==> flow/run.sh <==
#!/bin/bash
# the make line also repeats each setting of config.mk as NAME=value (left out here)
make -C /OpenROAD-flow-scripts/flow DESIGN_CONFIG=/design/flow/config.mk WORK_HOME=/design/flow/orfs CLKGATE_MAP_FILE= finish
==> flow/config.mk <==
export PLATFORM = sky130hd
export DESIGN_NAME = cpu
export DESIGN_NICKNAME = cpu
export VERILOG_FILES = /design/flow/design.v
export SDC_FILE = /design/flow/constraint.sdc
export NUM_CORES = 4
export LEC_CHECK = 0
export ABC_AREA = 1
export CAP_MARGIN = 20
export CORE_MARGIN = 2
export CORE_UTILIZATION = 72
export CTS_CLUSTER_SIZE = 14
export PLACE_DENSITY_LB_ADDON = 0.08
export SETUP_SLACK_MARGIN = 0.27
export SLEW_MARGIN = 20
==> flow/constraint.sdc <==
create_clock -name core_clock -period 3.06 [get_ports {clk}]
set_input_delay 0.6120 -clock core_clock [delete_from_list [all_inputs] [get_ports {clk}]]
set_output_delay 0.6120 -clock core_clock [all_outputs]
set_load 0.01 [all_outputs]
==> flow/design.v <==
module ALUb
	(output reg [7:0] Result,
	output reg [3:0] NZVC,  
	input wire [7:0] A, B,
	input wire [2:0] ALU_Sel);
	always @ (*)
		begin
			case (ALU_Sel)
				3'b000: begin		 
							{NZVC[0], Result} = A + B; 		 
							NZVC[3] = Result[7];			 
							if (Result==0)
								NZVC[2] = 1;				 
							else
								NZVC[2] = 0;
							if (A[7]==0 && B[7]==0 && Result[7]==1) 		 
								NZVC[1] = 1;
							else if (A[7]==1 && B[7]==1 && Result[7]==0)
								NZVC[1] = 1;
							else
								NZVC[1] = 0;
						end
				3'b001: begin		 
							{NZVC[0], Result} = A + 1;
							NZVC[3] = Result[7];
							if (Result==0)
								NZVC[2] = 1;
							else
								NZVC[2] = 0;
							if (A[7]==0 && Result[7]==1) 
								NZVC[1] = 1;
							else
								NZVC[1] = 0;
						end	
				3'b010: begin		 
							{NZVC[0], Result} = A - B;
							NZVC[3] = Result[7];
							if (Result==0)
								NZVC[2] = 1;
							else
								NZVC[2] = 0;
							if (A[7]==0 && B[7]==1 && Result[7]==1) 
								NZVC[1] = 1;
							else if (A[7]==1 && B[7]==0 && Result[7]==0)
								NZVC[1] = 1;
							else 
								NZVC[1] = 0;
						end
				3'b011: begin		 
							{NZVC[0], Result} = A - 1;
							NZVC[3] = Result[7];
							if (Result==0)
								NZVC[2] = 1;
							else
								NZVC[2] = 0;
							if (A[7]==1 && Result[7]==0) 
								NZVC[1] = 1;
							else 
								NZVC[1] = 0;          
						end	
				3'b100: begin			 
							Result = A & B;
							NZVC[3] = Result[7];
							if (Result==0)
								NZVC[2] = 1;
							else
								NZVC[2] = 0;
							NZVC[1] = 0;
							NZVC[0] = 0;
						end
				3'b101: begin		 
							Result = A | B;
							NZVC[3] = Result[7];
							if (Result==0)
								NZVC[2] = 1;
							else
								NZVC[2] = 0;
							NZVC[1] = 0;
							NZVC[0] = 0;
						end
				3'b110: begin		 
							Result = A ^ B;
							NZVC[3] = Result[7];
							if (Result==0)
								NZVC[2] = 1;
							else
								NZVC[2] = 0;
							NZVC[1] = 0;
							NZVC[0] = 0;
						end
				3'b111: begin		 
							Result = ~A;
							NZVC[3] = Result[7];
							if (Result==0)
								NZVC[2] = 1;
							else
								NZVC[2] = 0;
							NZVC[1] = 0;
							NZVC[0] = 0;
						end	
				default: begin
							Result = 8'hXX;
							NZVC = 4'hX; 
						end
				endcase	
		end	
endmodule
module data_path 
	(output reg [7:0] address,
	output reg [7:0] to_memory,
	output reg [7:0] IR_out,
	output reg [3:0] CCR_Result, 
	input wire [7:0] from_memory,
	input wire [2:0] ALU_Sel,
	input wire [1:0] Bus1_Sel, Bus2_Sel,
	input wire IR_Load, MAR_Load, PC_Load, A_Load, B_Load, CCR_Load, PC_Inc,
	input wire Clk, Reset);
	wire [3:0] NZVC;
	reg [7:0] IR;
	reg [7:0] Bus1, Bus2;
	reg [7:0] PC, MAR, A, B;
	wire [7:0] ALU_Result;
	always @ (Bus1_Sel, PC, A, B) 
	begin: MUX_BUS1
		case (Bus1_Sel)
			2'b00 : Bus1 = PC;
			2'b01 : Bus1 = A;
			2'b10 : Bus1 = B; 
			default : Bus1 = 8'h00;
		endcase 
	end
	always @ (Bus2_Sel, ALU_Result, Bus1, from_memory) 
	begin: MUX_BUS2
		case (Bus2_Sel)
			2'b00 : Bus2 = ALU_Result;
			2'b01 : Bus2 = Bus1;
			2'b10 : Bus2 = from_memory; 
			default : Bus2 = 8'h00;
		endcase 
	end	
	always @ (Bus1, MAR) 
	begin
		to_memory = Bus1;
		address = MAR; 
	end
	always @ (posedge Clk or negedge Reset)
	begin: INSTRUCTION_REGISTER
		if (!Reset) begin
			IR <= 8'h00;
			IR_out <= 8'h00;  
		end else begin
			if (IR_Load) begin
				IR <= Bus2;
				IR_out <= Bus2;
			end
		end
	end
	always @ (posedge Clk or negedge Reset)
	begin: MEMORY_ADDRESS_REGISTER
		if (!Reset)
			MAR <= 8'h00;
		else
			if (MAR_Load)
				MAR <= Bus2;
	end
	always @ (posedge Clk or negedge Reset)
	begin: PROGRAM_COUNTER
		if (!Reset)
			PC <= 8'h00;
		else
			if (PC_Load)
				PC <= Bus2;
			else if (PC_Inc)
				PC <= MAR + 1;
	end
	always @ (posedge Clk or negedge Reset)  
	begin: A_REGISTER
		if (!Reset)
			A <= 8'h00;
		else
			if (A_Load)
				A <= Bus2;
	end
	always @ (posedge Clk or negedge Reset)  
	begin: B_REGISTER
		if (!Reset)
			B <= 8'h00;
		else
			if (B_Load)
				B <= Bus2;
	end
	ALUb alu(.A(A), .B(B), .ALU_Sel(ALU_Sel), .NZVC(NZVC), .Result(ALU_Result));  
	always @ (posedge Clk or negedge Reset)  
	begin: CONDITION_CODE_REGISTER
		if (!Reset)
			CCR_Result <= 4'h0;
		else
			if (CCR_Load)
				CCR_Result <= NZVC;
	end
endmodule
module control_unit 
	(output reg IR_Load, 
	 output reg MAR_Load, 
	 output reg PC_Load, PC_Inc, 
	 output reg A_Load, B_Load,
	 output reg CCR_Load,
	 output reg [2:0] ALU_Sel,
	 output reg [1:0] Bus1_Sel, Bus2_Sel,
	 output reg write, 
	 input wire [7:0] IR, 
	 input wire [3:0] CCR_Result,
     input wire Clk, Reset);
  	reg [7:0] current_state, next_state;
  	parameter S0_FETCH = 0,   
              S1_FETCH = 1,
              S2_FETCH = 2,
              S3_DECODE = 3,  
              S4_LDA_IMM = 4,  
              S5_LDA_IMM = 5,
              S6_LDA_IMM = 6,
              S4_LDA_DIR = 7,  
              S5_LDA_DIR = 8,
              S6_LDA_DIR = 9,
              S7_LDA_DIR = 10,
              S8_LDA_DIR = 11,
			  S4_STA_DIR = 12,  
			  S5_STA_DIR = 13, 
			  S6_STA_DIR = 14, 
			  S7_STA_DIR = 15, 
			  S4_LDB_IMM = 16,  
			  S5_LDB_IMM = 17,
			  S6_LDB_IMM = 18,
			  S4_LDB_DIR = 19,  
			  S5_LDB_DIR = 20,
			  S6_LDB_DIR = 21,
			  S7_LDB_DIR = 22,
			  S8_LDB_DIR = 23,
			  S4_STB_DIR = 24,  
			  S5_STB_DIR = 25,
			  S6_STB_DIR = 26,
			  S7_STB_DIR = 27,
			  S4_BRA = 28,  
			  S5_BRA = 29,
			  S6_BRA = 30,
			  S4_BEQ = 31,  
			  S5_BEQ = 32,
			  S6_BEQ = 33,
			  S7_BEQ = 34,  
			  S4_BNE = 35,  
			  S5_BNE = 36,
			  S6_BNE = 37,
			  S7_BNE = 38,  
			  S4_BMI = 39,  
			  S5_BMI = 40,
			  S6_BMI = 41, 
			  S7_BMI = 42,  
			  S4_BPL = 43,  
			  S5_BPL = 44,
			  S6_BPL = 45,
			  S7_BPL = 46,  
			  S4_BVS = 47,  
			  S5_BVS = 48,
			  S6_BVS = 49,
			  S7_BVS = 50,  
			  S4_BVC = 51,  
			  S5_BVC = 52, 
			  S6_BVC = 53,
			  S7_BVC = 54,  
			  S4_BCS = 55,  
			  S5_BCS = 56,
			  S6_BCS = 57,
			  S7_BCS = 58,  
			  S4_BCC = 59,  
			  S5_BCC = 60,
			  S6_BCC = 61,
			  S7_BCC = 62,  
			  S4_ADD_AB = 63,  
			  S4_SUB_AB = 64,  
			  S4_AND_AB = 65,  
			  S4_OR_AB = 66,  
 			  S4_INCA = 67,  
			  S4_INCB = 68,  
			  S4_DECA = 69,  
			  S4_DECB = 70,  
			  S4_XORAB = 71,  
			  S4_NOTA = 72,  
			  S4_NOTB = 73,  
			  S4_ADDAB_LDB = 74,  
			  S8_BSKIP = 75;  
			  parameter LDA_IMM = 8'h86;  
			  parameter LDA_DIR = 8'h87;  
			  parameter LDB_IMM = 8'h88;  
			  parameter LDB_DIR = 8'h89;  
			  parameter STA_DIR = 8'h96;  
			  parameter STB_DIR = 8'h97;  
			  parameter ADD_AB = 8'h42;  
			  parameter SUB_AB = 8'h43;  
			  parameter AND_AB = 8'h44;  
			  parameter OR_AB = 8'h45;  
			  parameter INCA = 8'h46;  
			  parameter INCB = 8'h47;  
			  parameter DECA = 8'h48;  
			  parameter DECB = 8'h49;  
			  parameter XOR_AB = 8'h4A;  
			  parameter NOTA = 8'h4B;  
			  parameter NOTB = 8'h4C;  
			  parameter ADDAB_LDB = 8'h4D;  
			  parameter BRA = 8'h20;  
			  parameter BMI = 8'h21;  
			  parameter BPL = 8'h22;  
			  parameter BEQ = 8'h23;  
			  parameter BNE = 8'h24;  
			  parameter BVS = 8'h25;  
			  parameter BVC = 8'h26;  
			  parameter BCS = 8'h27;  
			  parameter BCC = 8'h28;  
  	always @ (posedge Clk or negedge Reset)
  		begin: STATE_MEMORY
  			if (!Reset)
  				current_state <= S0_FETCH;
  			else
  				current_state <= next_state;
  		end
  	always @ (*)
  		begin: NEXT_STATE_LOGIC
  			case (current_state)
  				S0_FETCH : next_state = S1_FETCH;
  				S1_FETCH : next_state = S2_FETCH;
  				S2_FETCH : next_state = S3_DECODE;
  				S3_DECODE : if (IR == LDA_IMM) next_state = S4_LDA_IMM;
  							 else if (IR == LDA_DIR) next_state = S4_LDA_DIR;
  							 else if (IR == STA_DIR) next_state = S4_STA_DIR;
							 else if (IR == LDB_IMM) next_state = S4_LDB_IMM;
							 else if (IR == LDB_DIR) next_state = S4_LDB_DIR;
							 else if (IR == STA_DIR) next_state = S4_STA_DIR;
							 else if (IR == STB_DIR) next_state = S4_STB_DIR;
							 else if (IR == ADD_AB) next_state = S4_ADD_AB;
							 else if (IR == ADDAB_LDB) next_state = S4_ADDAB_LDB;
							 else if (IR == SUB_AB) next_state = S4_SUB_AB;
							 else if (IR == AND_AB) next_state = S4_AND_AB;
							 else if (IR == OR_AB) next_state = S4_OR_AB;
							 else if (IR == INCA) next_state = S4_INCA;
							 else if (IR == INCB) next_state = S4_INCB;
							 else if (IR == DECA) next_state = S4_DECA;
							 else if (IR == DECB) next_state = S4_DECB;
							 else if (IR == XOR_AB) next_state = S4_XORAB;
							 else if (IR == NOTA) next_state = S4_NOTA;
							 else if (IR == NOTB) next_state = S4_NOTB;
							 else if (IR == BRA) next_state = S4_BRA;
							 else if (IR == BMI) 
								begin
									if (CCR_Result[3] == 1)
										next_state = S4_BMI;
									else
										next_state = S7_BMI;
								end
							 else if (IR == BPL) 
								begin
									if (CCR_Result[3] == 0)
										next_state = S4_BPL;
									else
										next_state = S7_BPL;
								end
							 else if (IR == BEQ) 
							 	begin
									if (CCR_Result[2] == 1)
										next_state = S4_BEQ;
									else
										next_state = S7_BEQ;
								end
							 else if (IR == BNE) 
							 	begin
									if (CCR_Result[2] == 0)
										next_state = S4_BNE;
									else
										next_state = S7_BNE;
								end
							 else if (IR == BVS) 
							 	begin
									if (CCR_Result[1] == 1)
										next_state = S4_BVS;
									else
										next_state = S7_BVS;
								end
							 else if (IR == BVC) 
							 	begin
									if (CCR_Result[1] == 0)
										next_state = S4_BVC;
									else
										next_state = S7_BVC;
								end
							 else if (IR == BCS) 
							 	begin
									if (CCR_Result[0] == 1)
										next_state = S4_BCS;
									else
										next_state = S7_BCS;
								end
							 else if (IR == BCC) 
							 	begin
									if (CCR_Result[0] == 0)
										next_state = S4_BCC;
									else
										next_state = S7_BCC;
								end
							 else next_state = S3_DECODE;  
  				S4_LDA_IMM : next_state = S5_LDA_IMM;  
  				S5_LDA_IMM : next_state = S6_LDA_IMM;
				S6_LDA_IMM : next_state = S0_FETCH;
				S4_LDA_DIR : next_state = S5_LDA_DIR;
				S5_LDA_DIR : next_state = S6_LDA_DIR;
				S6_LDA_DIR : next_state = S7_LDA_DIR;
				S7_LDA_DIR : next_state = S8_LDA_DIR;
				S8_LDA_DIR : next_state = S0_FETCH;
				S4_STA_DIR : next_state = S5_STA_DIR;
				S5_STA_DIR : next_state = S6_STA_DIR;
				S6_STA_DIR : next_state = S7_STA_DIR;
				S7_STA_DIR : next_state = S0_FETCH;
				S4_LDB_IMM : next_state = S5_LDB_IMM;
				S5_LDB_IMM : next_state = S6_LDB_IMM;
				S6_LDB_IMM : next_state = S0_FETCH;
				S4_LDB_DIR : next_state = S5_LDB_DIR;
				S5_LDB_DIR : next_state = S6_LDB_DIR;
				S6_LDB_DIR : next_state = S7_LDB_DIR;
				S7_LDB_DIR : next_state = S8_LDB_DIR;
				S8_LDB_DIR : next_state = S0_FETCH;
				S4_STB_DIR : next_state = S5_STB_DIR;
				S5_STB_DIR : next_state = S6_STB_DIR;
				S6_STB_DIR : next_state = S7_STB_DIR;
				S7_STB_DIR : next_state = S0_FETCH;
				S4_BRA : next_state = S5_BRA;
				S5_BRA : next_state = S6_BRA;
				S6_BRA : next_state = S0_FETCH;
			  	S4_BEQ : next_state = S5_BEQ;
				S5_BEQ : next_state = S6_BEQ;
				S6_BEQ : next_state = S0_FETCH;
				S7_BEQ : next_state = S8_BSKIP;
				S4_BNE : next_state = S5_BNE;
				S5_BNE : next_state = S6_BNE;
				S6_BNE : next_state = S0_FETCH;
				S7_BNE : next_state = S8_BSKIP;
				S4_BMI : next_state = S5_BMI;
				S5_BMI : next_state = S6_BMI;
				S6_BMI : next_state = S0_FETCH;
				S7_BMI : next_state = S8_BSKIP;
				S4_BPL : next_state = S5_BPL;
				S5_BPL : next_state = S6_BPL;
				S6_BPL : next_state = S0_FETCH;
				S7_BPL : next_state = S8_BSKIP;
				S4_BVS : next_state = S5_BVS;
				S5_BVS : next_state = S6_BVS;
				S6_BVS : next_state = S0_FETCH;
				S7_BVS : next_state = S8_BSKIP;
				S4_BVC : next_state = S5_BVC;
				S5_BVC : next_state = S6_BVC;
				S6_BVC : next_state = S0_FETCH;
				S7_BVC : next_state = S8_BSKIP;
				S4_BCS : next_state = S5_BCS;
				S5_BCS : next_state = S6_BCS;
				S6_BCS : next_state = S0_FETCH;
				S7_BCS : next_state = S8_BSKIP;
				S4_BCC : next_state = S5_BCC;
				S5_BCC : next_state = S6_BCC;
				S6_BCC : next_state = S0_FETCH;
				S7_BCC : next_state = S8_BSKIP;
				S8_BSKIP : next_state = S0_FETCH;
				S4_ADD_AB : next_state = S0_FETCH;
				S4_SUB_AB : next_state = S0_FETCH;
				S4_AND_AB : next_state = S0_FETCH;
				S4_OR_AB : next_state = S0_FETCH;
				S4_INCA : next_state = S0_FETCH;
  				default  : next_state = S0_FETCH;
  			endcase
  		end
  		always @ (*)
  			begin: OUTPUT_LOGIC
  				case (current_state)
  					S0_FETCH : 
  						begin  
  							IR_Load = 0;
							MAR_Load = 1;
							PC_Load = 0;
							PC_Inc = 0;
 							A_Load = 0;
							B_Load = 0;
 							ALU_Sel = 3'b000;
 							CCR_Load = 0;
 							Bus1_Sel = 2'b00;  
  							Bus2_Sel = 2'b01;  
 							write = 0;
						end
					S1_FETCH : 
  						begin  
  							IR_Load = 0;
							MAR_Load = 0;
							PC_Load = 0;
							PC_Inc = 1;
 							A_Load = 0;
							B_Load = 0;
 							ALU_Sel = 3'b000;
 							CCR_Load = 0;
 							Bus1_Sel = 2'b00;  
  							Bus2_Sel = 2'b01;  
 							write = 0;
						end
					S2_FETCH :
						begin  
							IR_Load = 1;
							MAR_Load = 0;
							PC_Load = 0;
							PC_Inc = 0;
 							A_Load = 0;
							B_Load = 0;
 							ALU_Sel = 3'b000;
 							CCR_Load = 0;
 							Bus1_Sel = 2'b00;  
  							Bus2_Sel = 2'b10;  
 							write = 0;
						end
					S3_DECODE : 
  						begin  
  							IR_Load = 0;
							MAR_Load = 0;
							PC_Load = 0;
							PC_Inc = 0;
 							A_Load = 0;
							B_Load = 0;
 							ALU_Sel = 3'b000;
 							CCR_Load = 0;
 							Bus1_Sel = 2'b00;  
  							Bus2_Sel = 2'b01;  
 							write = 0;
						end
					S4_LDA_IMM : 
  						begin  
  							IR_Load = 0;
							MAR_Load = 1;
							PC_Load = 0;
							PC_Inc = 0;
 							A_Load = 0;
							B_Load = 0;
 							ALU_Sel = 3'b000;
 							CCR_Load = 0;
 							Bus1_Sel = 2'b00;  
  							Bus2_Sel = 2'b01;  
 							write = 0;
						end
					S5_LDA_IMM : 
  						begin  
  							IR_Load = 0;
							MAR_Load = 0;
							PC_Load = 0;
							PC_Inc = 1;
 							A_Load = 0;
							B_Load = 0;
 							ALU_Sel = 3'b000;
 							CCR_Load = 0;
 							Bus1_Sel = 2'b00;  
  							Bus2_Sel = 2'b10;  
 							write = 0;
						end
					S6_LDA_IMM : 
  						begin  
  							IR_Load = 0;
							MAR_Load = 0;
							PC_Load = 0;
							PC_Inc = 0;
 							A_Load = 1;
							B_Load = 0;
 							ALU_Sel = 3'b000;
 							CCR_Load = 0;
 							Bus1_Sel = 2'b00;  
  							Bus2_Sel = 2'b10;  
 							write = 0;
						end
					S4_LDA_DIR : 
  						begin  
  							IR_Load = 0;
							MAR_Load = 1;
							PC_Load = 0;
							PC_Inc = 0;
 							A_Load = 0;
							B_Load = 0;
 							ALU_Sel = 3'b000;
 							CCR_Load = 0;
 							Bus1_Sel = 2'b00;  
  							Bus2_Sel = 2'b01;  
 							write = 0;
						end
					S5_LDA_DIR : 
  						begin  
  							IR_Load = 0;
							MAR_Load = 0;
							PC_Load = 0;
							PC_Inc = 1;
 							A_Load = 0;
							B_Load = 0;
 							ALU_Sel = 3'b000;
 							CCR_Load = 0;
 							Bus1_Sel = 2'b00;  
  							Bus2_Sel = 2'b10;  
 							write = 0;
						end
					S6_LDA_DIR : 
  						begin  
  							IR_Load = 0;
							MAR_Load = 1;
							PC_Load = 0;
							PC_Inc = 0;
 							A_Load = 0;
							B_Load = 0;
 							ALU_Sel = 3'b000;
 							CCR_Load = 0;
 							Bus1_Sel = 2'b00;  
  							Bus2_Sel = 2'b10;  
 							write = 0;
						end
					S7_LDA_DIR :
						begin  
  							IR_Load = 0;
							MAR_Load = 0;
							PC_Load = 0;
							PC_Inc = 0;
 							A_Load = 0;
							B_Load = 0;
 							ALU_Sel = 3'b000;
 							CCR_Load = 0;
 							Bus1_Sel = 2'b00;  
  							Bus2_Sel = 2'b10;  
 							write = 0;
						end
					S8_LDA_DIR :
						begin  
  							IR_Load = 0;
							MAR_Load = 0;
							PC_Load = 0;
							PC_Inc = 0;
 							A_Load = 1;
							B_Load = 0;
 							ALU_Sel = 3'b000;
 							CCR_Load = 0;
 							Bus1_Sel = 2'b00;  
  							Bus2_Sel = 2'b10;  
 							write = 0;
						end
					S4_LDB_IMM : 
  						begin  
  							IR_Load = 0;
							MAR_Load = 1;
							PC_Load = 0;
							PC_Inc = 0;
 							A_Load = 0;
							B_Load = 0;
 							ALU_Sel = 3'b000;
 							CCR_Load = 0;
 							Bus1_Sel = 2'b00;  
  							Bus2_Sel = 2'b01;  
 							write = 0;
						end
					S5_LDB_IMM : 
  						begin  
  							IR_Load = 0;
							MAR_Load = 0;
							PC_Load = 0;
							PC_Inc = 1;
 							A_Load = 0;
							B_Load = 0;
 							ALU_Sel = 3'b000;
 							CCR_Load = 0;
 							Bus1_Sel = 2'b00;  
  							Bus2_Sel = 2'b10;  
 							write = 0;
						end
					S6_LDB_IMM : 
  						begin  
  							IR_Load = 0;
							MAR_Load = 0;
							PC_Load = 0;
							PC_Inc = 0;
 							A_Load = 0;
							B_Load = 1;
 							ALU_Sel = 3'b000;
 							CCR_Load = 0;
 							Bus1_Sel = 2'b00;  
  							Bus2_Sel = 2'b10;  
 							write = 0;
						end
					S4_LDB_DIR : 
  						begin  
  							IR_Load = 0;
							MAR_Load = 1;
							PC_Load = 0;
							PC_Inc = 0;
 							A_Load = 0;
							B_Load = 0;
 							ALU_Sel = 3'b000;
 							CCR_Load = 0;
 							Bus1_Sel = 2'b00;  
  							Bus2_Sel = 2'b01;  
 							write = 0;
						end
					S5_LDB_DIR : 
  						begin  
  							IR_Load = 0;
							MAR_Load = 0;
							PC_Load = 0;
							PC_Inc = 1;
 							A_Load = 0;
							B_Load = 0;
 							ALU_Sel = 3'b000;
 							CCR_Load = 0;
 							Bus1_Sel = 2'b00;  
  							Bus2_Sel = 2'b10;  
 							write = 0;
						end
					S6_LDB_DIR : 
  						begin  
  							IR_Load = 0;
							MAR_Load = 1;
							PC_Load = 0;
							PC_Inc = 0;
 							A_Load = 0;
							B_Load = 0;
 							ALU_Sel = 3'b000;
 							CCR_Load = 0;
 							Bus1_Sel = 2'b00;  
  							Bus2_Sel = 2'b10;  
 							write = 0;
						end
					S7_LDB_DIR : 
  						begin  
  							IR_Load = 0;
							MAR_Load = 0;
							PC_Load = 0;
							PC_Inc = 0;
 							A_Load = 0;
							B_Load = 0;
 							ALU_Sel = 3'b000;
 							CCR_Load = 0;
 							Bus1_Sel = 2'b00;  
  							Bus2_Sel = 2'b10;  
 							write = 0;
						end
					S8_LDB_DIR :
						begin  
  							IR_Load = 0;
							MAR_Load = 0;
							PC_Load = 0;
							PC_Inc = 0;
 							A_Load = 0;
							B_Load = 1;
 							ALU_Sel = 3'b000;
 							CCR_Load = 0;
 							Bus1_Sel = 2'b00;  
  							Bus2_Sel = 2'b10;  
 							write = 0;
						end
					S4_STA_DIR : 
  						begin  
  							IR_Load = 0;
							MAR_Load = 1;
							PC_Load = 0;
							PC_Inc = 0;
 							A_Load = 0;
							B_Load = 0;
 							ALU_Sel = 3'b000;
 							CCR_Load = 0;
 							Bus1_Sel = 2'b00;  
  							Bus2_Sel = 2'b01;  
 							write = 0;
						end
					S5_STA_DIR : 
  						begin  
  							IR_Load = 0;
							MAR_Load = 0;
							PC_Load = 0;
							PC_Inc = 1;
 							A_Load = 0;
							B_Load = 0;
 							ALU_Sel = 3'b000;
 							CCR_Load = 0;
 							Bus1_Sel = 2'b00;  
  							Bus2_Sel = 2'b10;  
 							write = 0;
						end
					S6_STA_DIR : 
  						begin  
  							IR_Load = 0;
							MAR_Load = 1;
							PC_Load = 0;
							PC_Inc = 0;
 							A_Load = 0;
							B_Load = 0;
 							ALU_Sel = 3'b000;
 							CCR_Load = 0;
 							Bus1_Sel = 2'b00;  
  							Bus2_Sel = 2'b10;  
 							write = 0;
						end
					S7_STA_DIR : 
  						begin  
  							IR_Load = 0;
							MAR_Load = 0;
							PC_Load = 0;
							PC_Inc = 0;
 							A_Load = 0;
							B_Load = 0;
 							ALU_Sel = 3'b000;
 							CCR_Load = 0;
 							Bus1_Sel = 2'b01;  
  							Bus2_Sel = 2'b00;  
 							write = 1;
						end
					S4_STB_DIR : 
  						begin  
  							IR_Load = 0;
							MAR_Load = 1;
							PC_Load = 0;
							PC_Inc = 0;
 							A_Load = 0;
							B_Load = 0;
 							ALU_Sel = 3'b000;
 							CCR_Load = 0;
 							Bus1_Sel = 2'b00;  
  							Bus2_Sel = 2'b01;  
 							write = 0;
						end
					S5_STB_DIR : 
  						begin  
  							IR_Load = 0;
							MAR_Load = 0;
							PC_Load = 0;
							PC_Inc = 1;
 							A_Load = 0;
							B_Load = 0;
 							ALU_Sel = 3'b000;
 							CCR_Load = 0;
 							Bus1_Sel = 2'b00;  
  							Bus2_Sel = 2'b10;  
 							write = 0;
						end
					S6_STB_DIR : 
  						begin  
  							IR_Load = 0;
							MAR_Load = 1;
							PC_Load = 0;
							PC_Inc = 0;
 							A_Load = 0;
							B_Load = 0;
 							ALU_Sel = 3'b000;
 							CCR_Load = 0;
 							Bus1_Sel = 2'b00;  
  							Bus2_Sel = 2'b10;  
 							write = 0;
						end
					S7_STB_DIR : 
  						begin  
  							IR_Load = 0;
							MAR_Load = 0;
							PC_Load = 0;
							PC_Inc = 0;
 							A_Load = 0;
							B_Load = 0;
 							ALU_Sel = 3'b000;
 							CCR_Load = 0;
 							Bus1_Sel = 2'b10;  
  							Bus2_Sel = 2'b00;  
 							write = 1;
						end
					S4_ADD_AB : 
  						begin  
  							IR_Load = 0;
							MAR_Load = 0;
							PC_Load = 0;
							PC_Inc = 0;
 							A_Load = 1;
							B_Load = 0;
 							ALU_Sel = 3'b000;
 							CCR_Load = 1;
 							Bus1_Sel = 2'b01;  
  							Bus2_Sel = 2'b00;  
 							write = 0;
						end
					S4_SUB_AB :
						begin  
							IR_Load = 0;
							MAR_Load = 0;
							PC_Load = 0;
							PC_Inc = 0;
 							A_Load = 1;
							B_Load = 0;
 							ALU_Sel = 3'b010;
 							CCR_Load = 1;
 							Bus1_Sel = 2'b01;  
  							Bus2_Sel = 2'b00;  
 							write = 0;
						end
					S4_AND_AB :
						begin  
							IR_Load = 0;
							MAR_Load = 0;
							PC_Load = 0;
							PC_Inc = 0;
 							A_Load = 1;
							B_Load = 0;
 							ALU_Sel = 3'b100;
 							CCR_Load = 1;
 							Bus1_Sel = 2'b01;  
  							Bus2_Sel = 2'b00;  
 							write = 0;
						end
					S4_OR_AB :
						begin  
							IR_Load = 0;
							MAR_Load = 0;
							PC_Load = 0;
							PC_Inc = 0;
 							A_Load = 1;
							B_Load = 0;
 							ALU_Sel = 3'b101;
 							CCR_Load = 1;
 							Bus1_Sel = 2'b01;  
  							Bus2_Sel = 2'b00;  
 							write = 0;
						end
					S4_INCA :
						begin  
							IR_Load = 0;
							MAR_Load = 0;
							PC_Load = 0;
							PC_Inc = 0;
 							A_Load = 1;
							B_Load = 0;
 							ALU_Sel = 3'b001;
 							CCR_Load = 1;
 							Bus1_Sel = 2'b01;  
  							Bus2_Sel = 2'b00;  
 							write = 0;
						end
					S4_DECA :
						begin  
							IR_Load = 0;
							MAR_Load = 0;
							PC_Load = 0;
							PC_Inc = 0;
 							A_Load = 1;
							B_Load = 0;
 							ALU_Sel = 3'b011;
 							CCR_Load = 1;
 							Bus1_Sel = 2'b01;  
  							Bus2_Sel = 2'b00;  
 							write = 0;
						end
					S4_XORAB :
						begin  
							IR_Load = 0;
							MAR_Load = 0;
							PC_Load = 0;
							PC_Inc = 0;
 							A_Load = 1;
							B_Load = 0;
 							ALU_Sel = 3'b110;
 							CCR_Load = 1;
 							Bus1_Sel = 2'b01;  
  							Bus2_Sel = 2'b00;  
 							write = 0;
						end
					S4_NOTA :
						begin  
							IR_Load = 0;
							MAR_Load = 0;
							PC_Load = 0;
							PC_Inc = 0;
 							A_Load = 1;
							B_Load = 0;
 							ALU_Sel = 3'b111;
 							CCR_Load = 1;
 							Bus1_Sel = 2'b01;  
  							Bus2_Sel = 2'b00;  
 							write = 0;
						end
					S4_ADDAB_LDB :
						begin  
							IR_Load = 0;
							MAR_Load = 0;
							PC_Load = 0;
							PC_Inc = 0;
 							A_Load = 0;
							B_Load = 1;
 							ALU_Sel = 3'b000;
 							CCR_Load = 1;
 							Bus1_Sel = 2'b01;  
  							Bus2_Sel = 2'b00;  
 							write = 0;
						end
					S4_INCB :
						begin  
							IR_Load = 0;
							MAR_Load = 0;
							PC_Load = 0;
							PC_Inc = 0;
							A_Load = 0;
							B_Load = 1;
							ALU_Sel = 3'b001;
							CCR_Load = 1;
							Bus1_Sel = 2'b10;  
							Bus2_Sel = 2'b00;  
							write = 0;
						end
					S4_DECB :
						begin  
							IR_Load = 0;
							MAR_Load = 0;
							PC_Load = 0;
							PC_Inc = 0;
							A_Load = 0;
							B_Load = 1;
							ALU_Sel = 3'b011;
							CCR_Load = 1;
							Bus1_Sel = 2'b10;  
							Bus2_Sel = 2'b00;  
							write = 0;
						end
					S4_NOTB :
						begin  
							IR_Load = 0;
							MAR_Load = 0;
							PC_Load = 0;
							PC_Inc = 0;
							A_Load = 0;
							B_Load = 1;
							ALU_Sel = 3'b111;
							CCR_Load = 1;
							Bus1_Sel = 2'b10;  
							Bus2_Sel = 2'b00;  
							write = 0;
						end
					S4_BRA :
						begin  
							IR_Load = 0;
							MAR_Load = 1;
							PC_Load = 0;
							PC_Inc = 0;
							A_Load = 0;
							B_Load = 0;
							ALU_Sel = 3'b000;
							CCR_Load = 0;
							Bus1_Sel = 2'b00;  
							Bus2_Sel = 2'b01;  
							write = 0;
						end
					S5_BRA :
						begin  
							IR_Load = 0;
							MAR_Load = 0;
							PC_Load = 0;
							PC_Inc = 0;
							A_Load = 0;
							B_Load = 0;
							ALU_Sel = 3'b000;
							CCR_Load = 0;
							Bus1_Sel = 2'b00;  
							Bus2_Sel = 2'b10;  
							write = 0;
						end
					S6_BRA :
						begin  
							IR_Load = 0;
							MAR_Load = 0;
							PC_Load = 1;
							PC_Inc = 0;
							A_Load = 0;
							B_Load = 0;
							ALU_Sel = 3'b000;
							CCR_Load = 0;
							Bus1_Sel = 2'b00;  
							Bus2_Sel = 2'b10;  
							write = 0;
						end
					S4_BMI :
						begin  
							IR_Load = 0;
							MAR_Load = 1;
							PC_Load = 0;
							PC_Inc = 0;
							A_Load = 0;
							B_Load = 0;
							ALU_Sel = 3'b000;
							CCR_Load = 0;
							Bus1_Sel = 2'b00;  
							Bus2_Sel = 2'b01;  
							write = 0;
						end
					S5_BMI :
						begin  
							IR_Load = 0;
							MAR_Load = 0;
							PC_Load = 0;
							PC_Inc = 0;
							A_Load = 0;
							B_Load = 0;
							ALU_Sel = 3'b000;
							CCR_Load = 0;
							Bus1_Sel = 2'b00;  
							Bus2_Sel = 2'b10;  
							write = 0;
						end
					S6_BMI :
						begin  
							IR_Load = 0;
							MAR_Load = 0;
							PC_Load = 1;
							PC_Inc = 0;
							A_Load = 0;
							B_Load = 0;
							ALU_Sel = 3'b000;
							CCR_Load = 0;
							Bus1_Sel = 2'b00;  
							Bus2_Sel = 2'b10;  
							write = 0;
						end
					S7_BMI :
						begin  
							IR_Load = 0;
							MAR_Load = 1;
							PC_Load = 0;
							PC_Inc = 0;
							A_Load = 0;
							B_Load = 0;
							ALU_Sel = 3'b000;
							CCR_Load = 0;
							Bus1_Sel = 2'b00;  
							Bus2_Sel = 2'b01;  
							write = 0;
						end
					S4_BPL :
						begin  
							IR_Load = 0;
							MAR_Load = 1;
							PC_Load = 0;
							PC_Inc = 0;
							A_Load = 0;
							B_Load = 0;
							ALU_Sel = 3'b000;
							CCR_Load = 0;
							Bus1_Sel = 2'b00;  
							Bus2_Sel = 2'b01;  
							write = 0;
						end
					S5_BPL :
						begin  
							IR_Load = 0;
							MAR_Load = 0;
							PC_Load = 0;
							PC_Inc = 0;
							A_Load = 0;
							B_Load = 0;
							ALU_Sel = 3'b000;
							CCR_Load = 0;
							Bus1_Sel = 2'b00;  
							Bus2_Sel = 2'b10;  
							write = 0;
						end
					S6_BPL :
						begin  
							IR_Load = 0;
							MAR_Load = 0;
							PC_Load = 1;
							PC_Inc = 0;
							A_Load = 0;
							B_Load = 0;
							ALU_Sel = 3'b000;
							CCR_Load = 0;
							Bus1_Sel = 2'b00;  
							Bus2_Sel = 2'b10;  
							write = 0;
						end
					S7_BPL :
						begin  
							IR_Load = 0;
							MAR_Load = 1;
							PC_Load = 0;
							PC_Inc = 0;
							A_Load = 0;
							B_Load = 0;
							ALU_Sel = 3'b000;
							CCR_Load = 0;
							Bus1_Sel = 2'b00;  
							Bus2_Sel = 2'b01;  
							write = 0;
						end
					S4_BEQ :
						begin  
							IR_Load = 0;
							MAR_Load = 1;
							PC_Load = 0;
							PC_Inc = 0;
							A_Load = 0;
							B_Load = 0;
							ALU_Sel = 3'b000;
							CCR_Load = 0;
							Bus1_Sel = 2'b00;  
							Bus2_Sel = 2'b01;  
							write = 0;
						end
					S5_BEQ :
						begin  
							IR_Load = 0;
							MAR_Load = 0;
							PC_Load = 0;
							PC_Inc = 0;
							A_Load = 0;
							B_Load = 0;
							ALU_Sel = 3'b000;
							CCR_Load = 0;
							Bus1_Sel = 2'b00;  
							Bus2_Sel = 2'b10;  
							write = 0;
						end
					S6_BEQ :
						begin  
							IR_Load = 0;
							MAR_Load = 0;
							PC_Load = 1;
							PC_Inc = 0;
							A_Load = 0;
							B_Load = 0;
							ALU_Sel = 3'b000;
							CCR_Load = 0;
							Bus1_Sel = 2'b00;  
							Bus2_Sel = 2'b10;  
							write = 0;
						end
					S7_BEQ :
						begin  
							IR_Load = 0;
							MAR_Load = 1;
							PC_Load = 0;
							PC_Inc = 0;
							A_Load = 0;
							B_Load = 0;
							ALU_Sel = 3'b000;
							CCR_Load = 0;
							Bus1_Sel = 2'b00;  
							Bus2_Sel = 2'b01;  
							write = 0;
						end
					S4_BNE :
						begin  
							IR_Load = 0;
							MAR_Load = 1;
							PC_Load = 0;
							PC_Inc = 0;
							A_Load = 0;
							B_Load = 0;
							ALU_Sel = 3'b000;
							CCR_Load = 0;
							Bus1_Sel = 2'b00;  
							Bus2_Sel = 2'b01;  
							write = 0;
						end
					S5_BNE :
						begin  
							IR_Load = 0;
							MAR_Load = 0;
							PC_Load = 0;
							PC_Inc = 0;
							A_Load = 0;
							B_Load = 0;
							ALU_Sel = 3'b000;
							CCR_Load = 0;
							Bus1_Sel = 2'b00;  
							Bus2_Sel = 2'b10;  
							write = 0;
						end
					S6_BNE :
						begin  
							IR_Load = 0;
							MAR_Load = 0;
							PC_Load = 1;
							PC_Inc = 0;
							A_Load = 0;
							B_Load = 0;
							ALU_Sel = 3'b000;
							CCR_Load = 0;
							Bus1_Sel = 2'b00;  
							Bus2_Sel = 2'b10;  
							write = 0;
						end
					S7_BNE :
						begin  
							IR_Load = 0;
							MAR_Load = 1;
							PC_Load = 0;
							PC_Inc = 0;
							A_Load = 0;
							B_Load = 0;
							ALU_Sel = 3'b000;
							CCR_Load = 0;
							Bus1_Sel = 2'b00;  
							Bus2_Sel = 2'b01;  
							write = 0;
						end
					S4_BVS :
						begin  
							IR_Load = 0;
							MAR_Load = 1;
							PC_Load = 0;
							PC_Inc = 0;
							A_Load = 0;
							B_Load = 0;
							ALU_Sel = 3'b000;
							CCR_Load = 0;
							Bus1_Sel = 2'b00;  
							Bus2_Sel = 2'b01;  
							write = 0;
						end
					S5_BVS :
						begin  
							IR_Load = 0;
							MAR_Load = 0;
							PC_Load = 0;
							PC_Inc = 0;
							A_Load = 0;
							B_Load = 0;
							ALU_Sel = 3'b000;
							CCR_Load = 0;
							Bus1_Sel = 2'b00;  
							Bus2_Sel = 2'b10;  
							write = 0;
						end
					S6_BVS :
						begin  
							IR_Load = 0;
							MAR_Load = 0;
							PC_Load = 1;
							PC_Inc = 0;
							A_Load = 0;
							B_Load = 0;
							ALU_Sel = 3'b000;
							CCR_Load = 0;
							Bus1_Sel = 2'b00;  
							Bus2_Sel = 2'b10;  
							write = 0;
						end
					S7_BVS :
						begin  
							IR_Load = 0;
							MAR_Load = 1;
							PC_Load = 0;
							PC_Inc = 0;
							A_Load = 0;
							B_Load = 0;
							ALU_Sel = 3'b000;
							CCR_Load = 0;
							Bus1_Sel = 2'b00;  
							Bus2_Sel = 2'b01;  
							write = 0;
						end
					S4_BVC :
						begin  
							IR_Load = 0;
							MAR_Load = 1;
							PC_Load = 0;
							PC_Inc = 0;
							A_Load = 0;
							B_Load = 0;
							ALU_Sel = 3'b000;
							CCR_Load = 0;
							Bus1_Sel = 2'b00;  
							Bus2_Sel = 2'b01;  
							write = 0;
						end
					S5_BVC :
						begin  
							IR_Load = 0;
							MAR_Load = 0;
							PC_Load = 0;
							PC_Inc = 0;
							A_Load = 0;
							B_Load = 0;
							ALU_Sel = 3'b000;
							CCR_Load = 0;
							Bus1_Sel = 2'b00;  
							Bus2_Sel = 2'b10;  
							write = 0;
						end
					S6_BVC :
						begin  
							IR_Load = 0;
							MAR_Load = 0;
							PC_Load = 1;
							PC_Inc = 0;
							A_Load = 0;
							B_Load = 0;
							ALU_Sel = 3'b000;
							CCR_Load = 0;
							Bus1_Sel = 2'b00;  
							Bus2_Sel = 2'b10;  
							write = 0;
						end
					S7_BVC :
						begin  
							IR_Load = 0;
							MAR_Load = 1;
							PC_Load = 0;
							PC_Inc = 0;
							A_Load = 0;
							B_Load = 0;
							ALU_Sel = 3'b000;
							CCR_Load = 0;
							Bus1_Sel = 2'b00;  
							Bus2_Sel = 2'b01;  
							write = 0;
						end
					S4_BCS :
						begin  
							IR_Load = 0;
							MAR_Load = 1;
							PC_Load = 0;
							PC_Inc = 0;
							A_Load = 0;
							B_Load = 0;
							ALU_Sel = 3'b000;
							CCR_Load = 0;
							Bus1_Sel = 2'b00;  
							Bus2_Sel = 2'b01;  
							write = 0;
						end
					S5_BCS :
						begin  
							IR_Load = 0;
							MAR_Load = 0;
							PC_Load = 0;
							PC_Inc = 0;
							A_Load = 0;
							B_Load = 0;
							ALU_Sel = 3'b000;
							CCR_Load = 0;
							Bus1_Sel = 2'b00;  
							Bus2_Sel = 2'b10;  
							write = 0;
						end
					S6_BCS :
						begin  
							IR_Load = 0;
							MAR_Load = 0;
							PC_Load = 1;
							PC_Inc = 0;
							A_Load = 0;
							B_Load = 0;
							ALU_Sel = 3'b000;
							CCR_Load = 0;
							Bus1_Sel = 2'b00;  
							Bus2_Sel = 2'b10;  
							write = 0;
						end
					S7_BCS :
						begin  
							IR_Load = 0;
							MAR_Load = 1;
							PC_Load = 0;
							PC_Inc = 0;
							A_Load = 0;
							B_Load = 0;
							ALU_Sel = 3'b000;
							CCR_Load = 0;
							Bus1_Sel = 2'b00;  
							Bus2_Sel = 2'b01;  
							write = 0;
						end
					S4_BCC :
						begin  
							IR_Load = 0;
							MAR_Load = 1;
							PC_Load = 0;
							PC_Inc = 0;
							A_Load = 0;
							B_Load = 0;
							ALU_Sel = 3'b000;
							CCR_Load = 0;
							Bus1_Sel = 2'b00;  
							Bus2_Sel = 2'b01;  
							write = 0;
						end
					S5_BCC :
						begin  
							IR_Load = 0;
							MAR_Load = 0;
							PC_Load = 0;
							PC_Inc = 0;
							A_Load = 0;
							B_Load = 0;
							ALU_Sel = 3'b000;
							CCR_Load = 0;
							Bus1_Sel = 2'b00;  
							Bus2_Sel = 2'b10;  
							write = 0;
						end
					S6_BCC :
						begin  
							IR_Load = 0;
							MAR_Load = 0;
							PC_Load = 1;
							PC_Inc = 0;
							A_Load = 0;
							B_Load = 0;
							ALU_Sel = 3'b000;
							CCR_Load = 0;
							Bus1_Sel = 2'b00;  
							Bus2_Sel = 2'b10;  
							write = 0;
						end
					S7_BCC :
						begin  
							IR_Load = 0;
							MAR_Load = 1;
							PC_Load = 0;
							PC_Inc = 0;
							A_Load = 0;
							B_Load = 0;
							ALU_Sel = 3'b000;
							CCR_Load = 0;
							Bus1_Sel = 2'b00;  
							Bus2_Sel = 2'b01;  
							write = 0;
						end
					S8_BSKIP :
						begin  
							IR_Load = 0;
							MAR_Load = 0;
							PC_Load = 0;
							PC_Inc = 1;
							A_Load = 0;
							B_Load = 0;
							ALU_Sel = 3'b000;
							CCR_Load = 0;
							Bus1_Sel = 2'b00;  
							Bus2_Sel = 2'b10;  
							write = 0;
						end
					default : 
						begin
							IR_Load = 0;
							MAR_Load = 0;
							PC_Load = 0;
							PC_Inc = 0;
							A_Load = 0;
							B_Load = 0;
							ALU_Sel = 3'b000;
							CCR_Load = 0;
							Bus1_Sel = 2'b00;  
							Bus2_Sel = 2'b00;  
							write = 0;
						end
  				endcase
  			end
endmodule
module cpu 
	(output wire [7:0] address,
	 output wire [7:0] to_memory,
	 output wire write,
	 input wire [7:0] from_memory, 
     input wire clk, reset);
        wire IR_Load;
    wire MAR_Load;
    wire PC_Load;
    wire PC_Inc;
    wire A_Load;
    wire B_Load;
    wire CCR_Load;
    wire[2:0] ALU_Sel;
    wire[1:0] Bus1_Sel, Bus2_Sel;
    wire[7:0] IR;
    wire[3:0] CCR_Result;
	control_unit ctrl_un0 (
        .IR_Load(IR_Load),
        .MAR_Load(MAR_Load),
        .PC_Load(PC_Load),
        .PC_Inc(PC_Inc),
        .A_Load(A_Load),
        .B_Load(B_Load),
        .CCR_Load(CCR_Load),
        .ALU_Sel(ALU_Sel),
        .Bus1_Sel(Bus1_Sel),
        .Bus2_Sel(Bus2_Sel),
        .write(write),
        .IR(IR),
        .CCR_Result(CCR_Result),
        .Clk(clk),
        .Reset(reset)
	);
	data_path dt_pht0 (
		.address(address),
        .to_memory(to_memory),
        .IR_out(IR),
        .CCR_Result(CCR_Result),
        .from_memory(from_memory),
        .ALU_Sel(ALU_Sel),
        .Bus1_Sel(Bus1_Sel),
        .Bus2_Sel(Bus2_Sel),
        .IR_Load(IR_Load),
        .MAR_Load(MAR_Load),
        .PC_Load(PC_Load),
        .PC_Inc(PC_Inc),
        .A_Load(A_Load),
        .B_Load(B_Load),
        .CCR_Load(CCR_Load),
        .Clk(clk),
        .Reset(reset)
	);
endmodule
==> flow_summary.yaml, run 1 <==
# implementation run metrics
die:
  die_width_microns: 94.7
  ioPinCount: 27
  die_h_microns: 94.7
  core_area_sq_mm: 0.00809
  die-area_sq_mm: 0.00897
  fp_util_pct: 73.2
  std_cell_rows: 33
logic_synthesis:
  compound_area_share_pct: 13.8
  synth_warnings: 3
  syn-num-nets: 993
  top_cell_area_share_pct: 21.5
  yosysChipArea_sq_mm: 0.00592
  postSynth.asyncResetShare_pct: 100
  netlist_instances: 943
  synth_area_per_cell_sq_um: 6.28
  synthXorXnorAreaFrac_pct: 3.55
  synthTopLogicFamily: "simple AND/OR/NAND/NOR gates"
  mux_area_share_pct: 0
  synth_area_sq_mm: 0.00592
  ys_sh_simple_pct: 42.3
  top_cells_by_count: "nand2_1 (237), inv_1 (116), nor2_1 (113)"
  synth.distinct_cells: 46
  synth_adder_area_share_pct: 8.70
  yosysMostFrequentCell: "nand2_1"
  ys_cells: 943
  ys_seq_share_pct: 21.5
  ys.flop_type: "dfrtp_1"
  top_cells_by_area: "dfrtp_1 (22%), nand2_1 (15%), ha_1 (8.0%), inv_1 (7.4%), nor2_1 (7.2%)"
  enable_flop_cells: 0
  synth.largest_area_cell: "dfrtp_1"
  ys_ff: 51
clocking:
  cts_hold_buf: 0
  clock-root-buffer: "clkbuf_8"
  cts_sinks: 51
  numCtsBuffers: 5
  cts_max_level: 2
  clockBufferDepth: 2
placement:
  hpwl_mm: 14.7
  dp.cells: 1072
  place_area_sq_mm: 0.00635
  pre_cts_ws_ns: 0.0815
  port_buffers: 26
  place_congestion: 1.06
outcome:
  error: "[ERROR GRT-0232] Routing congestion too high. Check the congestion heatmap in the GUI."
  lastStage: "global routing (5_1_grt)"
  status: "stopped before the end"
grt:
  grt.total_usage_pct: 63.7
  grt-ovfl-total: 2
-- metal layers --
layer / overflow / track usage (%)
met1: 0 / 66.0
met2: 1 / 87.8
met3: 0 / 37.4
met4: 1 / 60.7
met5: 0 / 5.36
-- timing repair --
action	in CTS
resized	56
gates cloned	2
pin swaps	6
setup endpoints to repair	8
setup buffers	19
==> run 2, diff against run 1 <==
ABC_AREA = not set   (was 1)
CAP_MARGIN = 0   (was 20)
CELL_PAD_IN_SITES_DETAIL_PLACEMENT = 0   (was not set)
CORE_ASPECT_RATIO = 1.14   (was not set)
CTS_CLUSTER_DIAMETER = 339   (was not set)
CTS_CLUSTER_SIZE = not set   (was 14)
MIN_ROUTING_LAYER = met1   (was not set)
PLACE_DENSITY_LB_ADDON = 0.06   (was 0.08)
SETUP_SLACK_MARGIN = -0.28   (was 0.27)
clock period = 3.77 ns   (was 3.06 ns; I/O delays follow)
==> run 2 against run 1 <==
Compared with the run above:
- the layout now fails its checks (setup timing)
- synthesized cell count shrank 13%
- synthesized area up 4.4%
- die size up 4.2%
==> flow_summary.yaml, run 2 <==
# implementation run metrics
pwr:
  internal-power_mw: 3.03
  irDropWorstVdd_mv: 0.630
  p_leak_nw: 2.64
  power_switching_mw: 4.12
  powerSeq_mw: 1.23
  maxPowerGroup: "combinational logic"
  pwr_density_cell_mw_per_mm2: 1080
  power_frac_seq_pct: 17.2
  comb_cell_power_mw: 5.60
  netSwitchingFraction_pct: 57.6
  combPwrFrac_pct: 78.3
  pg_clk_uw: 320
  clkPwrFrac_pct: 4.5
grt:
  grt_util_met3_pct: 8.70
  grt.met1_usage_pct: 56.5
  grt_pass1_wl_mm: 34.2
  antenna_found_initial: 0
  grt.total_usage_pct: 46.3
  grt_max_degree: 33
  grt_pass1_vias: 6564
  busiest_layer: "met2"
  grt-ovfl-total: 0
  gr-usage-met2_pct: 75.9
sta:
  hold_viol: 0
  period_used_pct: 105
  fin_ws_ns: -0.196
  final.min_clock_period_ns: 3.97
  relSlewSlack_pct: 42.4
  slew_viol_final: 0
  finalSetupViolCount: 8
  max_freq_ghz: 0.252
  skew_ns: 0.00538
  tightest_slew_ns: 0.861
critical_path:
  worstSetupPathDepth: 6
  critPathLaunchType: "flop"
  reg2reg_depth: 10
  arrival_ns: 3.21
  cp_top_family: "AND-OR/OR-AND gates"
  max_stage_delay_ns: 0.61
  crit_type: "reg2out"
  crit_path_start: "ctrl_un0.current_state[4]"
  r2r_end: "dt_pht0.IR_out[4]"
  reg2reg_from: "ctrl_un0.current_state[1]"
  crit_buf_inv: 1
  required_ns: 3.02
  crit_path_cell_trace: "or3b_1 -> a211oi_1 -> o211a_1 -> nand2_1 -> o21ai_1 -> clkdlybuf4s50_1"
  crit_fanout: 8
  crit_path_end: "to_memory[4]"
  cp_slowest_cell: "clkdlybuf4s50_1"
  worstSetupEndpointType: "output port"
  ff2ff_setup_slack_ns: 0.20
placement:
  port_buffers: 26
  place_area_sq_mm: 0.00652
  hpwl_mm: 16.3
  place_congestion: 1.08
logic_synthesis:
  ys_ff: 51
  mux_area_share_pct: 5.87
  ys_cells: 816
  synth.distinct_cells: 89
  top_cells_by_count: "nand2_1 (71), a21oi_1 (67), nor2_1 (63)"
  postSynth.asyncResetShare_pct: 100
  ys_seq_share_pct: 20.6
  synth_adder_area_share_pct: 8.34
  netlist_instances: 816
  top_cells_by_area: "dfrtp_1 (21%), ha_1 (7.7%), a21oi_1 (5.4%), nand2_1 (4.3%), o21ai_0 (3.9%)"
  synth_warnings: 3
  synthTopLogicFamily: "AND-OR/OR-AND gates"
  ys.flop_type: "dfrtp_1"
  ys_sh_simple_pct: 25.5
  synthXorXnorAreaFrac_pct: 3.54
  yosysChipArea_sq_mm: 0.00618
  compound_area_share_pct: 29.6
  synth_area_per_cell_sq_um: 7.58
  yosysMostFrequentCell: "nand2_1"
  enable_flop_cells: 0
  synth.largest_area_cell: "dfrtp_1"
  syn-num-nets: 866
  synth_area_sq_mm: 0.00618
  top_cell_area_share_pct: 20.6
clocking:
  cts_tree: "built"
  clock-root-buffer: "clkbuf_8"
  cts_sinks: 51
  cts_max_level: 2
  path_clk_slew_ns: 0.09
  numCtsBuffers: 5
  cts_hold_buf: 0
  clockBufferDepth: 2
  clk_latency_ns: 0.31
die:
  std_cell_rows: 36
  die_h_microns: 103
  die_width_microns: 90.8
  fp_util_pct: 73.0
  die-area_sq_mm: 0.00935
  ioPinCount: 27
  core_area_sq_mm: 0.00847
outcome:
  failed_checks: "setup timing"
  status: "finished with violations"
drt:
  vias_per_cell: 7.63
  vias: 7125
  drt_wl_total_mm: 22.1
  drc: 0
  drt_iter0_markers: 1062
  wl_per_cell_microns: 23.6
  antenna_cells_inserted: 0
  first_pass_iters: 14
  ant_nets: 0
flow_run:
  maxCapViolCount: 0
  warnings: 51
finish:
  nNetsFinal: 869
  syn_to_final_growth_pct: 6.86
  post-route-util_pct: 78.0
  fin_area_sq_mm: 0.00661
worst_hold_path:
  hp-class: "in2async"
run 2: routing by layer:
metal,vias to the layer above,wire (microns)
met5,-,0
met1,3247,7970
met3,171,2650
met2,665,9820
li1,3042,-
met4,0,1640
run 2: area by class of cell:
class | instances | area [sq um]
sequential | 51 | 1280
inverter | 36 | 135
timing repair buffer | 53 | 458
fill | 657 | 1860
clock inverter | 2 | 12.5
tap | 114 | 143
multi-input combinational | 672 | 4510
clock buffer | 6 | 72.6
run 2: stage by stage:
step / setup WS, ns / total power [mW] / TNS [ns] / hold WS (ns) / cells
after floorplan: 0.748 / 4.95 / 0 / 0.458 / 816
after global placement: 0.262 / 6.33 / 0 / 0.523 / 926
after detailed placement: 0.148 / 6.50 / 0 / 0.555 / 926
after CTS: -0.200 / 6.84 / -0.690 / 0.519 / 934
after global routing: -0.243 / 7.50 / -1.78 / 0.559 / 934
final: -0.196 / 7.15 / -0.779 / 0.493 / 934
run 2: repair_timing:
action,CTS,global route
endpoints found under the hold margin,0,0
endpoints found under the setup margin,0,6
buffers inserted,0,0
resized,0,2
==> run 3, diff against run 2 <==
ABC_AREA = 1   (was not set)
CAP_MARGIN = 10   (was 0)
CELL_PAD_IN_SITES_DETAIL_PLACEMENT = not set   (was 0)
CELL_PAD_IN_SITES_GLOBAL_PLACEMENT = 1   (was not set)
CORE_ASPECT_RATIO = 0.61   (was 1.14)
CORE_UTILIZATION = 22   (was 72)
CTS_CLUSTER_DIAMETER = 216   (was 339)
CTS_CLUSTER_SIZE = 24   (was not set)
GPL_ROUTABILITY_DRIVEN = 1   (was not set)
GPL_TIMING_DRIVEN = 1   (was not set)
MIN_ROUTING_LAYER = met2   (was met1)
PLACE_DENSITY_LB_ADDON = 0.16   (was 0.06)
SETUP_SLACK_MARGIN = 1.0   (was -0.28)
clock period = 3.98 ns   (was 3.77 ns; I/O delays follow)
==> run 3 against run 2 <==
Compared with the run above:
- die size rose to 3.0 times the previous value
- the run now finishes clean
- worst setup slack gained 1.1 ns
- clock skew is essentially flat
- critical endpoint is now to_memory[7]
- clock-buffer cell count is 1 higher
- non-clock buffer count up 20
- global-route usage decreased by 17 points
- synthesized cell count up 16%
- via count rose by 31%
==> flow_summary.yaml, run 3 <==
# implementation run metrics
critical_path:
  crit_buf_inv: 5
  arrival_ns: 2.24
  required_ns: 3.18
  crit_path_end: "to_memory[7]"
  ff2ff_setup_slack_ns: 1.13
  crit_fanout: 5
  reg2reg_depth: 17
  critPathLaunchType: "flop"
  reg2reg_from: "ctrl_un0.current_state[1]"
  critPathMostFrequentCell: "nor2_4"
  cp_slowest_cell: "dfrtp_2"
  worstSetupPathDepth: 12
  max_stage_delay_ns: 0.49
  r2r_end: "dt_pht0.IR_out[3]"
  crit_path_cell_trace: "inv_4 -> ha_4 -> inv_4 -> nor2_4 -> inv_2 -> o21ai_4 -> nor2_4 -> nor2_4 -> buf_6 -> nand2_1 -> nand3_2 -> buf_6"
  worstSetupEndpointType: "output port"
  crit_path_start: "ctrl_un0.current_state[0]"
  cp_top_family: "simple AND/OR/NAND/NOR gates"
  crit_type: "reg2out"
finish:
  logic_area_sq_mm: 0.00438
  post-route-util_pct: 28.3
  seqCellArea_sq_mm: 0.00129
  fillCellCount: 3012
  syn_to_final_growth_pct: 25.6
  nNetsFinal: 1054
outcome:
  status: "timing/DRC/antenna clean"
grt:
  grt_util_met3_pct: 49.8
  grt.total_usage_pct: 29.7
  grt_pass1_vias: 10599
  gr-usage-met2_pct: 27.8
  antenna_found_initial: 0
  grt.met1_usage_pct: 0
  busiest_layer: "met3"
  grt_pass1_wl_mm: 41.7
  grt_max_degree: 29
  grt-ovfl-total: 0
sta:
  period_used_pct: 76.2
  relSlewSlack_pct: 42.8
  tightest_slew_ns: 0.850
  hold_viol: 0
  slew_viol_final: 0
  skew_ns: 0.00571
  final.min_clock_period_ns: 3.03
  whs_ns: 0.489
  grt_setup_unrepaired: "true"
  max_freq_ghz: 0.330
  tns_ns: 0
  finalSetupViolCount: 0
worst_hold_path:
  holdPathEnd: "dt_pht0.PC[3]"
  hp-class: "reg2reg"
  min_path_cells: 2
  hold_start: "dt_pht0.PC[3]"
pwr:
  powerSeq_mw: 1.04
  power_frac_seq_pct: 16.0
  internal-power_mw: 2.54
  pg_clk_uw: 494
  combPwrFrac_pct: 76.3
  p_total_mw: 6.49
  comb_cell_power_mw: 4.95
  clkPwrFrac_pct: 7.6
  power_switching_mw: 3.95
  netSwitchingFraction_pct: 60.8
  p_leak_nw: 3.43
  irDropWorstVdd_mv: 0.399
  maxPowerGroup: "combinational logic"
  pwr_density_cell_mw_per_mm2: 872
logic_synthesis:
  compound_area_share_pct: 13.8
  yosysChipArea_sq_mm: 0.00592
  top_cells_by_count: "nand2_1 (237), inv_1 (116), nor2_1 (113)"
  synth.distinct_cells: 46
  ys_ff: 51
  synth_area_per_cell_sq_um: 6.28
  top_cell_area_share_pct: 21.5
  synth_warnings: 3
  mux_area_share_pct: 0
  netlist_instances: 943
  ys_cells: 943
  top_cells_by_area: "dfrtp_1 (22%), nand2_1 (15%), ha_1 (8.0%), inv_1 (7.4%), nor2_1 (7.2%)"
  synthTopLogicFamily: "simple AND/OR/NAND/NOR gates"
  yosysMostFrequentCell: "nand2_1"
  enable_flop_cells: 0
  syn-num-nets: 993
  postSynth.asyncResetShare_pct: 100
  ys_sh_simple_pct: 42.3
  ys_seq_share_pct: 21.5
  synthXorXnorAreaFrac_pct: 3.55
  synth_area_sq_mm: 0.00592
  synth_adder_area_share_pct: 8.70
  ys.flop_type: "dfrtp_1"
  synth.largest_area_cell: "dfrtp_1"
drt:
  drt_iter0_markers: 1212
  drt_wl_total_mm: 27.5
  vias: 9352
  first_pass_iters: 10
  ant_nets: 0
  vias_per_cell: 6.84
  wl_per_cell_microns: 20.1
  drc: 0
die:
  fp_util_pct: 22.6
  std_cell_rows: 46
  die-area_sq_mm: 0.0283
  die_h_microns: 132
  ioPinCount: 27
  die_width_microns: 214
  core_area_sq_mm: 0.0262
clocking:
  numCtsBuffers: 5
  clk_latency_ns: 0.32
  clock-root-buffer: "clkbuf_16"
  clockBufferDepth: 2
  cts_sinks: 51
  cts_hold_buf: 0
  path_clk_slew_ns: 0.08
  cts_tree: "built"
  cts_max_level: 2
placement:
  place_congestion: 1.01
  port_buffers: 26
  hpwl_mm: 20.9
flow_run:
  maxCapViolCount: 0
  warnings: 53
run 3: per-stage QoR:
stage / cells / area (sq um) / worst slack, ns
3_5_place_dp: 1318 / 6590 / 0.540
5_1_grt: 1365 / 7430 / 0.878
6_report: 1367 / 7440 / 0.947
2_1_floorplan: 943 / 5920 / 1.51
4_1_cts: 1346 / 7000 / 0.946
3_3_place_gp: 1318 / 6590 / 0.582
run 3: routing by layer:
layer | vias up | part of all wire (%) | wire, microns
met3 | 223 | 51 | 14100
met5 | - | 2.3 | 625
met2 | 2685 | 42 | 11500
met1 | 3246 | 0 | 0
met4 | 23 | 4.8 | 1320
li1 | 3175 | - | -
run 3: what timing repair did:
item / 4_1_cts / 5_1_grt
pin swaps: 5 / 12
setup endpoints to repair: 15 / 46
endpoints found under the hold margin: 0 / 0
cloned: 1 / 0
buffers inserted: 19 / 19
gates resized: 71 / 68
run 3: cell type report:
class | count | area share, %
clock buffer | 7 | 1.92
multi-input combinational | 743 | 58.8
antenna | 2 | 0.0673
inverter | 130 | 6.79
clock inverter | 1 | 0.118
timing repair buffer | 73 | 8.85
sequential | 51 | 17.4
tap | 360 | 6.05
==> run 4, diff against run 3 <==
ABC_AREA = not set   (was 1)
CAP_MARGIN = 20   (was 10)
CELL_PAD_IN_SITES_DETAIL_PLACEMENT = 0   (was not set)
CELL_PAD_IN_SITES_GLOBAL_PLACEMENT = not set   (was 1)
CORE_ASPECT_RATIO = 0.5   (was 0.61)
CORE_UTILIZATION = 45   (was 22)
CTS_CLUSTER_DIAMETER = 208   (was 216)
CTS_CLUSTER_SIZE = 93   (was 24)
GPL_ROUTABILITY_DRIVEN = not set   (was 1)
GPL_TIMING_DRIVEN = not set   (was 1)
MIN_ROUTING_LAYER = met1   (was met2)
PLACE_DENSITY = 0.43   (was not set)
PLACE_DENSITY_LB_ADDON = not set   (was 0.16)
SETUP_SLACK_MARGIN = 1.78   (was 1.0)
TNS_END_PERCENT = 15   (was not set)
clock period = 8.14 ns   (was 3.98 ns; I/O delays follow)
==> run 4 against run 3 <==
Compared with the run above:
- combinational power is 49% lower
- utilization grew 21 points
- clock power shrank 51%
- critical path depth shrank 4
- power decreased by 48%
- largest cell class unchanged
- register-to-register slack better by 2.7 ns
==> flow_summary.yaml, run 4 <==
# implementation run metrics
outcome:
  status: "timing/DRC/antenna clean"
logic_synthesis:
  synth_area_per_cell_sq_um: 7.58
  synthXorXnorAreaFrac_pct: 3.54
  postSynth.asyncResetShare_pct: 100
  syn-num-nets: 866
  ys_seq_share_pct: 20.6
  synth_adder_area_share_pct: 8.34
  netlist_instances: 816
  synthTopLogicFamily: "AND-OR/OR-AND gates"
  top_cells_by_count: "nand2_1 (71), a21oi_1 (67), nor2_1 (63)"
  synth.largest_area_cell: "dfrtp_1"
  top_cell_area_share_pct: 20.6
  ys_cells: 816
  mux_area_share_pct: 5.87
  ys.flop_type: "dfrtp_1"
  ys_ff: 51
  compound_area_share_pct: 29.6
  ys_sh_simple_pct: 25.5
  yosysChipArea_sq_mm: 0.00618
  synth_area_sq_mm: 0.00618
  enable_flop_cells: 0
  synth_warnings: 3
  top_cells_by_area: "dfrtp_1 (21%), ha_1 (7.7%), a21oi_1 (5.4%), nand2_1 (4.3%), o21ai_0 (3.9%)"
  synth.distinct_cells: 89
  yosysMostFrequentCell: "nand2_1"
die:
  die_h_microns: 86.9
  std_cell_rows: 30
  core_area_sq_mm: 0.0135
  die-area_sq_mm: 0.0148
  ioPinCount: 27
  die_width_microns: 170
  fp_util_pct: 45.9
pwr:
  combPwrFrac_pct: 74.3
  comb_cell_power_mw: 2.51
  irDropWorstVdd_mv: 0.280
  powerSeq_uw: 621
  p_total_mw: 3.37
  power_switching_mw: 1.93
  p_leak_nw: 2.58
  clkPwrFrac_pct: 7.2
  maxPowerGroup: "combinational logic"
  pg_clk_uw: 244
  pwr_density_cell_mw_per_mm2: 510
  power_frac_seq_pct: 18.4
  internal-power_mw: 1.44
  netSwitchingFraction_pct: 57.2
clocking:
  cts_tree: "built"
  cts_sinks: 51
  clock-root-buffer: "clkbuf_16"
  numCtsBuffers: 5
  clockBufferDepth: 2
  clk_latency_ns: 0.30
  post_cts_buffers: 0
  cts_max_level: 2
  cts_resized: 0
  cts_hold_buf: 0
  path_clk_slew_ns: 0.07
placement:
  place_area_sq_mm: 0.00645
  place_congestion: 1.00
  hpwl_mm: 17.8
  dp.cells: 968
  port_buffers: 26
drt:
  first_pass_iters: 5
  drc: 0
  vias: 6571
  vias_per_cell: 6.74
  drt_wl_total_mm: 23.3
  wl_per_cell_microns: 23.9
  ant_nets: 0
  antenna_cells_inserted: 0
  drt_iter0_markers: 1127
critical_path:
  required_ns: 6.51
  reg2reg_from: "ctrl_un0.current_state[1]"
  cp_slowest_cell: "or4_1"
  reg2reg_depth: 9
  max_stage_delay_ns: 0.74
  r2r_end: "dt_pht0.B[4]"
  crit_type: "reg2out"
  crit_path_start: "ctrl_un0.current_state[1]"
  crit_path_cell_trace: "ha_1 -> nand2b_1 -> or4_1 -> and2_1 -> a21oi_1 -> a2bb2oi_1 -> inv_1 -> clkdlybuf4s50_1"
  crit_buf_inv: 2
  critPathLaunchType: "flop"
  ff2ff_setup_slack_ns: 3.86
  worstSetupPathDepth: 8
  crit_fanout: 17
  worstSetupEndpointType: "output port"
  arrival_ns: 3.90
  cp_top_family: "simple AND/OR/NAND/NOR gates"
  crit_path_end: "to_memory[2]"
grt:
  grt-ovfl-total: 0
  grt_pass1_vias: 5942
  grt.total_usage_pct: 32.2
  grt_pass1_wl_mm: 36.1
  grt_max_degree: 54
  antenna_found_initial: 0
sta:
  slew_viol_final: 0
  max_freq_ghz: 0.181
  relSlewSlack_pct: 30.8
  grt_setup_unrepaired: "false"
  finalSetupViolCount: 0
  hold_viol: 0
  tightest_slew_ns: 1.02
  final.min_clock_period_ns: 5.53
  tns_ns: 0
  period_used_pct: 67.9
  skew_ns: 0.00846
worst_hold_path:
  hp-class: "reg2reg"
  holdPathEnd: "dt_pht0.B[2]"
  min_path_cells: 1
  hold_start: "dt_pht0.B[2]"
finish:
  nNetsFinal: 849
  fin_area_sq_mm: 0.00661
  fillCellCount: 1357
  logic_area_sq_mm: 0.00451
  syn_to_final_growth_pct: 6.80
  fin_cells: 975
  seqCellArea_sq_mm: 0.00128
flow_run:
  warnings: 53
  maxCapViolCount: 0
-- run 4: final cells by class --
cell class	count	share of cell area [%]
clock buffer	6	1.95
clock inverter	1	0.455
inverter	36	2.05
multi-input combinational	672	68.2
sequential	51	19.3
tap	176	3.33
timing repair buffer	33	4.66
-- run 4: per-layer routing --
layer  GRT usage [%]  vias up  part of all wire, %
li1                -     3019                    -
met3            6.95       36                   10
met2            46.8      357                   41
met5               0        -                    0
met4            5.52        0                  1.5
met1            49.1     3159                   47
-- run 4: metrics by stage --
step / hold slack [ns] / utilization (%) / worst slack (ns)
after floorplan: 0.482 / - / 4.39
after global placement: 0.529 / 47.8 / 3.12
after detailed placement: 0.546 / 47.8 / 3.04
after CTS: 0.562 / 49.0 / 2.70
after global routing: 0.603 / 49.0 / 2.41
final: 0.556 / 49.0 / 2.61
Power is estimated from default activity; no workload was simulated.
